// system_bus
module system_bus
	#(parameter DATA_WIDTH = 8, 
	parameter ADDR_WIDTH = 14, 
	parameter NO_OF_MASTER = 4, 
	parameter NO_OF_SLAVE = 8,
	parameter [NO_OF_SLAVE*ADDR_WIDTH-1:0] SLAVE_BASE_ADDR = {14'd10, 14'd20, 14'd30, 14'd40, 14'd50, 14'd60, 14'd70, 14'd80}, 
	parameter [NO_OF_SLAVE*ADDR_WIDTH-1:0] SLAVE_END_ADDR = {14'd19, 14'd29, 14'd39, 14'd49, 14'd59, 14'd69, 14'd79, 14'd89}
	) 
	(
	input clk,
	input reset_n,
	input [ADDR_WIDTH*NO_OF_MASTER-1:0]  addr_avm, 
	output [DATA_WIDTH*NO_OF_MASTER-1:0]  readdata_avm,
	input [DATA_WIDTH*NO_OF_MASTER-1:0]  writedata_avm, 
	input [NO_OF_MASTER-1:0]  readen_avm,
	input [NO_OF_MASTER-1:0]  writeen_avm,
	output [NO_OF_MASTER-1:0]  readvalid_avm,
	output [NO_OF_MASTER-1:0]  writevalid_avm,
	input [NO_OF_MASTER-1:0]  waitrequest_avm,
	input [4*NO_OF_MASTER-1:0]priority_no,
	output [ADDR_WIDTH*NO_OF_SLAVE-1:0]  addr_avs,
	input [DATA_WIDTH*NO_OF_SLAVE-1:0]  readdata_avs,
	output [DATA_WIDTH*NO_OF_SLAVE-1:0]  writedata_avs,
	output [NO_OF_SLAVE-1:0]  readen_avs,
	output [NO_OF_SLAVE-1:0]  writeen_avs,
	input [NO_OF_SLAVE-1:0]  readvalid_avs,
	input [NO_OF_SLAVE-1:0]  writevalid_avs,
	output reg [NO_OF_SLAVE-1:0]  waitrequest_avs
	);
Size in the first run: ~660 flip-flops.
export LEC_CHECK = 0
export ABC_AREA = 1
export CAP_MARGIN = 20
export CELL_PAD_IN_SITES_DETAIL_PLACEMENT = 0
export CELL_PAD_IN_SITES_GLOBAL_PLACEMENT = 2
export CORE_MARGIN = 2
export CORE_UTILIZATION = 23
export GPL_ROUTABILITY_DRIVEN = 0
export GPL_TIMING_DRIVEN = 0
export HOLD_SLACK_MARGIN = 0.27
export MAX_ROUTING_LAYER = met4
export MIN_ROUTING_LAYER = met1
export PLACE_DENSITY = 0.6
export SETUP_SLACK_MARGIN = 0.15
export SLEW_MARGIN = 20
export TNS_END_PERCENT = 70
create_clock -name core_clock -period 6.91 [get_ports {clk}]
run.sh (not shown) runs the stock make flow with config.mk's settings and CLKGATE_MAP_FILE=.
Next try:
- ABC_AREA: 1 -> not set
- CELL_PAD_IN_SITES_DETAIL_PLACEMENT: 0 -> not set
- CELL_PAD_IN_SITES_GLOBAL_PLACEMENT: 2 -> not set
- CORE_UTILIZATION: 23 -> 58
- GPL_ROUTABILITY_DRIVEN: 0 -> not set
- GPL_TIMING_DRIVEN: 0 -> not set
- HOLD_SLACK_MARGIN: 0.27 -> not set
- MAX_ROUTING_LAYER: met4 -> not set
- MIN_ROUTING_LAYER: met1 -> not set
- SETUP_SLACK_MARGIN: 0.15 -> not set
- TNS_END_PERCENT: 70 -> not set
- clock period: 6.91 -> 2.88 ns (I/O delays scaled with it)
- With this change the flow finished but fails on setup timing
- synthesized area drops by a few percent
- via count drops by a few percent
- worst setup slack got worse by 2.8 ns
- clock skew barely changes
- worst hold slack improved by 0.031 ns
- design area is about the same
- clock-buffer cell count drops by 18
- synthesized cell count drops by about a fifth
Next try:
- CAP_MARGIN: 20 -> 0
- CORE_ASPECT_RATIO: not set -> 0.5
- CORE_UTILIZATION: 58 -> 72
- CTS_CLUSTER_DIAMETER: not set -> 345
- CTS_CLUSTER_SIZE: not set -> 49
- PLACE_DENSITY: 0.6 -> 0.65
- SETUP_SLACK_MARGIN: not set -> -0.29
What happened:
- With this change the flow never finished: it broke off in 5_1_grt (ODB-0269)
- die area goes down by 19%
- area after synthesis is unchanged
- synthesized cell count does not change
Next try:
- CAP_MARGIN: 0 -> 20
- CORE_ASPECT_RATIO: 0.5 -> not set
- CORE_UTILIZATION: 72 -> 12
- CTS_CLUSTER_DIAMETER: 345 -> not set
- CTS_CLUSTER_SIZE: 49 -> not set
- PLACE_DENSITY: 0.65 -> 0.6
- SETUP_SLACK_MARGIN: -0.29 -> not set
- clock period: 2.88 -> 7.68 ns (I/O delays scaled with it)
Now the flow went through all stages and came out clean.
Die area rises to 5.9 times its value.
Synthesized cell count stays the same.
Area after synthesis stays the same.
Next try:
- CORE_UTILIZATION: 12 -> 57
- PLACE_DENSITY: 0.6 -> not set
- clock period: 7.68 -> 3.0 ns (I/O delays scaled with it)
Effect:
- Now the flow produced a layout that fails on setup timing
- final cell count went down by about 33%
- sequential power went up to 2.5 times its value
- hold slack gets worse by 0.011 ns
- setup slack gets worse by 2.7 ns
- synthesized area does not change
- final area barely changes
- count of clock-buffer cells in the layout went down by 16
- flip-flop count does not change
- first-iteration DRC count went up by about 17%
- utilization went up by 62 points
- wire length went down by about 15%

Starting RTL as in the previous note.
Design system_bus, start of the top module:
module system_bus
	#(parameter DATA_WIDTH = 8, 
	parameter ADDR_WIDTH = 14, 
	parameter NO_OF_MASTER = 4, 
	parameter NO_OF_SLAVE = 8,
	parameter [NO_OF_SLAVE*ADDR_WIDTH-1:0] SLAVE_BASE_ADDR = {14'd10, 14'd20, 14'd30, 14'd40, 14'd50, 14'd60, 14'd70, 14'd80}, 
	parameter [NO_OF_SLAVE*ADDR_WIDTH-1:0] SLAVE_END_ADDR = {14'd19, 14'd29, 14'd39, 14'd49, 14'd59, 14'd69, 14'd79, 14'd89}
	) 
	(
	input clk,
	input reset_n,
	input [ADDR_WIDTH*NO_OF_MASTER-1:0]  addr_avm, 
	output [DATA_WIDTH*NO_OF_MASTER-1:0]  readdata_avm,
	input [DATA_WIDTH*NO_OF_MASTER-1:0]  writedata_avm, 
	input [NO_OF_MASTER-1:0]  readen_avm,
	input [NO_OF_MASTER-1:0]  writeen_avm,
	output [NO_OF_MASTER-1:0]  readvalid_avm,
	output [NO_OF_MASTER-1:0]  writevalid_avm,
	input [NO_OF_MASTER-1:0]  waitrequest_avm,
	input [4*NO_OF_MASTER-1:0]priority_no,
	output [ADDR_WIDTH*NO_OF_SLAVE-1:0]  addr_avs,
	input [DATA_WIDTH*NO_OF_SLAVE-1:0]  readdata_avs,
	output [DATA_WIDTH*NO_OF_SLAVE-1:0]  writedata_avs,
	output [NO_OF_SLAVE-1:0]  readen_avs,
	output [NO_OF_SLAVE-1:0]  writeen_avs,
	input [NO_OF_SLAVE-1:0]  readvalid_avs,
	input [NO_OF_SLAVE-1:0]  writevalid_avs,
	output reg [NO_OF_SLAVE-1:0]  waitrequest_avs
	);
Settings: LEC_CHECK=0, CAP_MARGIN=20, CORE_MARGIN=2, CORE_UTILIZATION=72, CTS_CLUSTER_SIZE=32, PLACE_DENSITY_LB_ADDON=0.0, SETUP_SLACK_MARGIN=1.32, SLEW_MARGIN=20; clock period 4.54 ns.
The starting point failed in 5_1_grt with GRT-0232.
Change:
--- a/flow/config.mk
+++ b/flow/config.mk
@@ -10,4 +10,2 @@
-export CORE_UTILIZATION = 72
-export CTS_CLUSTER_SIZE = 32
-export PLACE_DENSITY_LB_ADDON = 0.0
-export SETUP_SLACK_MARGIN = 1.32
+export CORE_UTILIZATION = 59
+export PLACE_DENSITY = 0.6
==> flow/constraint.sdc (replaced) <==
create_clock -name core_clock -period 3.74 [get_ports {clk}]
set_input_delay 0.7480 -clock core_clock [delete_from_list [all_inputs] [get_ports {clk}]]
set_output_delay 0.7480 -clock core_clock [all_outputs]
set_load 0.01 [all_outputs]
After rerunning: The changed run finished clean. Synthesized cell count does not change. Area after synthesis does not change. Die size climbs by about a fifth.
Change:
--- a/flow/config.mk
+++ b/flow/config.mk
@@ -10 +10 @@
-export CORE_UTILIZATION = 59
+export CORE_UTILIZATION = 40
==> flow/constraint.sdc (replaced) <==
create_clock -name core_clock -period 4.3 [get_ports {clk}]
set_input_delay 0.8600 -clock core_clock [delete_from_list [all_inputs] [get_ports {clk}]]
set_output_delay 0.8600 -clock core_clock [all_outputs]
set_load 0.01 [all_outputs]
What happened: The changed run produced a clean layout; hold slack is better by 57 ps; die area climbs by about 47%; routed wire length goes down by about 2.1%.
Change:
--- a/flow/config.mk
+++ b/flow/config.mk
@@ -10,2 +10,2 @@
-export CORE_UTILIZATION = 40
-export PLACE_DENSITY = 0.6
+export CORE_UTILIZATION = 61
+export SETUP_SLACK_MARGIN = 1.24
==> flow/constraint.sdc (replaced) <==
create_clock -name core_clock -period 4.87 [get_ports {clk}]
set_input_delay 0.9740 -clock core_clock [delete_from_list [all_inputs] [get_ports {clk}]]
set_output_delay 0.9740 -clock core_clock [all_outputs]
set_load 0.01 [all_outputs]
Result:
- count of clock-buffer cells in the layout went down by 9
- routed wire length goes up by about 7%
- design area falls by about 1.4%
- combinational power goes down by about 10%
- critical path depth fell by 4
- global-route usage went up by 14 points
Change:
--- a/flow/config.mk
+++ b/flow/config.mk
@@ -10,2 +10,4 @@
-export CORE_UTILIZATION = 61
-export SETUP_SLACK_MARGIN = 1.24
+export CORE_UTILIZATION = 72
+export CTS_CLUSTER_SIZE = 72
+export PLACE_DENSITY_LB_ADDON = 0.0
+export SETUP_SLACK_MARGIN = 0.71
Effect: The changed run failed in 5_1_grt; synthesized cell count does not change; die size falls by 15%; synthesized area stays the same.
Change:
--- a/flow/config.mk
+++ b/flow/config.mk
@@ -10,4 +10,2 @@
-export CORE_UTILIZATION = 72
-export CTS_CLUSTER_SIZE = 72
-export PLACE_DENSITY_LB_ADDON = 0.0
-export SETUP_SLACK_MARGIN = 0.71
+export CORE_UTILIZATION = 40
+export PLACE_DENSITY = 0.6
==> flow/constraint.sdc (replaced) <==
create_clock -name core_clock -period 5.19 [get_ports {clk}]
set_input_delay 1.0380 -clock core_clock [delete_from_list [all_inputs] [get_ports {clk}]]
set_output_delay 1.0380 -clock core_clock [all_outputs]
set_load 0.01 [all_outputs]
The new run produced a clean layout; synthesized area does not change; die size is higher by well over a third; synthesized cell count is unchanged.

Starting RTL as in the previous note.
Design system_bus, start of the top module:
module system_bus
	#(parameter DATA_WIDTH = 8, 
	parameter ADDR_WIDTH = 14, 
	parameter NO_OF_MASTER = 4, 
	parameter NO_OF_SLAVE = 8,
	parameter [NO_OF_SLAVE*ADDR_WIDTH-1:0] SLAVE_BASE_ADDR = {14'd10, 14'd20, 14'd30, 14'd40, 14'd50, 14'd60, 14'd70, 14'd80}, 
	parameter [NO_OF_SLAVE*ADDR_WIDTH-1:0] SLAVE_END_ADDR = {14'd19, 14'd29, 14'd39, 14'd49, 14'd59, 14'd69, 14'd79, 14'd89}
	) 
	(
	input clk,
	input reset_n,
	input [ADDR_WIDTH*NO_OF_MASTER-1:0]  addr_avm, 
	output [DATA_WIDTH*NO_OF_MASTER-1:0]  readdata_avm,
	input [DATA_WIDTH*NO_OF_MASTER-1:0]  writedata_avm, 
	input [NO_OF_MASTER-1:0]  readen_avm,
	input [NO_OF_MASTER-1:0]  writeen_avm,
	output [NO_OF_MASTER-1:0]  readvalid_avm,
	output [NO_OF_MASTER-1:0]  writevalid_avm,
	input [NO_OF_MASTER-1:0]  waitrequest_avm,
	input [4*NO_OF_MASTER-1:0]priority_no,
	output [ADDR_WIDTH*NO_OF_SLAVE-1:0]  addr_avs,
	input [DATA_WIDTH*NO_OF_SLAVE-1:0]  readdata_avs,
	output [DATA_WIDTH*NO_OF_SLAVE-1:0]  writedata_avs,
	output [NO_OF_SLAVE-1:0]  readen_avs,
	output [NO_OF_SLAVE-1:0]  writeen_avs,
	input [NO_OF_SLAVE-1:0]  readvalid_avs,
	input [NO_OF_SLAVE-1:0]  writevalid_avs,
	output reg [NO_OF_SLAVE-1:0]  waitrequest_avs
	);
Settings: LEC_CHECK=0, CAP_MARGIN=20, CORE_MARGIN=2, CORE_UTILIZATION=62, CTS_CLUSTER_SIZE=29, PLACE_DENSITY=0.65, SLEW_MARGIN=30; clock period 3.19 ns.
The baseline completed and failed the layout checks on negative setup slack.
Edit:
--- a/flow/config.mk
+++ b/flow/config.mk
@@ -9,5 +9,3 @@
 export CORE_MARGIN = 2
-export CORE_UTILIZATION = 62
-export CTS_CLUSTER_SIZE = 29
-export PLACE_DENSITY = 0.65
-export SLEW_MARGIN = 30
+export CORE_UTILIZATION = 57
+export SLEW_MARGIN = 20
Result: The changed run produced a layout that fails on negative hold slack, negative setup slack. Hold slack gets worse by 0.030 ns. First-iteration DRC count drops by 23%. Total power climbs by 3.2%. Flip-flop count does not change. Critical path depth drops by 1. Synthesized cell count is unchanged. Non-clock buffer count climbs by 45. Via count drops by 2.5%. Routed wire length drops by 2.2%. Core utilization drops by 4.9 points. Clock skew drops by 0.0075 ns.
Edit:
--- a/flow/config.mk
+++ b/flow/config.mk
@@ -9,3 +9,4 @@
 export CORE_MARGIN = 2
-export CORE_UTILIZATION = 57
+export CORE_UTILIZATION = 40
+export PLACE_DENSITY = 0.6
 export SLEW_MARGIN = 20
==> flow/constraint.sdc (replaced) <==
create_clock -name core_clock -period 7.0 [get_ports {clk}]
set_input_delay 1.4000 -clock core_clock [delete_from_list [all_inputs] [get_ports {clk}]]
set_output_delay 1.4000 -clock core_clock [all_outputs]
set_load 0.01 [all_outputs]
Outcome: The changed run finished clean; power is lower by well over a third; core utilization is lower by 29 points; sequential power is lower by well over a third; design area is lower by roughly a tenth.
Edit:
--- a/flow/config.mk
+++ b/flow/config.mk
@@ -8,2 +8,3 @@
 export CAP_MARGIN = 20
+export CELL_PAD_IN_SITES_DETAIL_PLACEMENT = 2
 export CORE_MARGIN = 2
@@ -11,2 +12,3 @@
 export PLACE_DENSITY = 0.6
+export SETUP_SLACK_MARGIN = 0.15
 export SLEW_MARGIN = 20
What happened:
- The new run produced a layout that fails on max-capacitance violations, max-slew violations
- total power rises by about 10%
- wire length rose by about 80%
- design area came out higher by about 0.4%
- worst setup slack gets worse by 0.65 ns
- clock skew grows by 0.020 ns
- first-iteration DRC count goes up by about 70%
- non-clock buffer count stays the same

Starting RTL as in the previous note.
Design system_bus, start of the top module:
module system_bus
	#(parameter DATA_WIDTH = 8, 
	parameter ADDR_WIDTH = 14, 
	parameter NO_OF_MASTER = 4, 
	parameter NO_OF_SLAVE = 8,
	parameter [NO_OF_SLAVE*ADDR_WIDTH-1:0] SLAVE_BASE_ADDR = {14'd10, 14'd20, 14'd30, 14'd40, 14'd50, 14'd60, 14'd70, 14'd80}, 
	parameter [NO_OF_SLAVE*ADDR_WIDTH-1:0] SLAVE_END_ADDR = {14'd19, 14'd29, 14'd39, 14'd49, 14'd59, 14'd69, 14'd79, 14'd89}
	) 
	(
	input clk,
	input reset_n,
	input [ADDR_WIDTH*NO_OF_MASTER-1:0]  addr_avm, 
	output [DATA_WIDTH*NO_OF_MASTER-1:0]  readdata_avm,
	input [DATA_WIDTH*NO_OF_MASTER-1:0]  writedata_avm, 
	input [NO_OF_MASTER-1:0]  readen_avm,
	input [NO_OF_MASTER-1:0]  writeen_avm,
	output [NO_OF_MASTER-1:0]  readvalid_avm,
	output [NO_OF_MASTER-1:0]  writevalid_avm,
	input [NO_OF_MASTER-1:0]  waitrequest_avm,
	input [4*NO_OF_MASTER-1:0]priority_no,
	output [ADDR_WIDTH*NO_OF_SLAVE-1:0]  addr_avs,
	input [DATA_WIDTH*NO_OF_SLAVE-1:0]  readdata_avs,
	output [DATA_WIDTH*NO_OF_SLAVE-1:0]  writedata_avs,
	output [NO_OF_SLAVE-1:0]  readen_avs,
	output [NO_OF_SLAVE-1:0]  writeen_avs,
	input [NO_OF_SLAVE-1:0]  readvalid_avs,
	input [NO_OF_SLAVE-1:0]  writevalid_avs,
	output reg [NO_OF_SLAVE-1:0]  waitrequest_avs
	);
Settings: LEC_CHECK=0, ABC_AREA=1, CAP_MARGIN=25, CELL_PAD_IN_SITES_DETAIL_PLACEMENT=0, CELL_PAD_IN_SITES_GLOBAL_PLACEMENT=1, CORE_ASPECT_RATIO=0.85, CORE_MARGIN=4, CORE_UTILIZATION=17, CTS_CLUSTER_SIZE=72, GPL_ROUTABILITY_DRIVEN=0, GPL_TIMING_DRIVEN=0, HOLD_SLACK_MARGIN=0.02, MAX_ROUTING_LAYER=met5, MIN_ROUTING_LAYER=met2, PLACE_DENSITY_LB_ADDON=0.09, SETUP_SLACK_MARGIN=1.43, SLEW_MARGIN=0, TNS_END_PERCENT=30; clock period 5.33 ns.
Change:
- CELL_PAD_IN_SITES_GLOBAL_PLACEMENT: 1 -> 0
- CORE_MARGIN: 4 -> 2
- CORE_UTILIZATION: 17 -> 55
- GPL_ROUTABILITY_DRIVEN: 0 -> unset
- GPL_TIMING_DRIVEN: 0 -> unset
- HOLD_SLACK_MARGIN: 0.02 -> unset
- MAX_ROUTING_LAYER: met5 -> unset
- MIN_ROUTING_LAYER: met2 -> unset
- PLACE_DENSITY: unset -> 0.42
- PLACE_DENSITY_LB_ADDON: 0.09 -> unset
- SETUP_SLACK_MARGIN: 1.43 -> unset
- SLEW_MARGIN: 0 -> 15
- TNS_END_PERCENT: 30 -> unset
- clock period: 5.33 -> 2.83 ns (I/O delays scaled with it)
=>
- With this change the flow finished with setup timing left
- power rose by about 70%
- sequential cell count does not change
- design area went up by 4.1%
- combinational power climbs by 130%
- hold slack gets better by 3.9 ps
Change:
- CAP_MARGIN: 25 -> 0
- CORE_UTILIZATION: 55 -> 66
- PLACE_DENSITY: 0.42 -> unset
- SETUP_SLACK_MARGIN: unset -> 0.74
- clock period: 2.83 -> 2.88 ns (I/O delays scaled with it)
=> The new run failed in 5_1_grt; synthesized cell count stays the same; die area fell by 16%; synthesized area does not change.
Power is estimated from default activity; no workload was simulated.
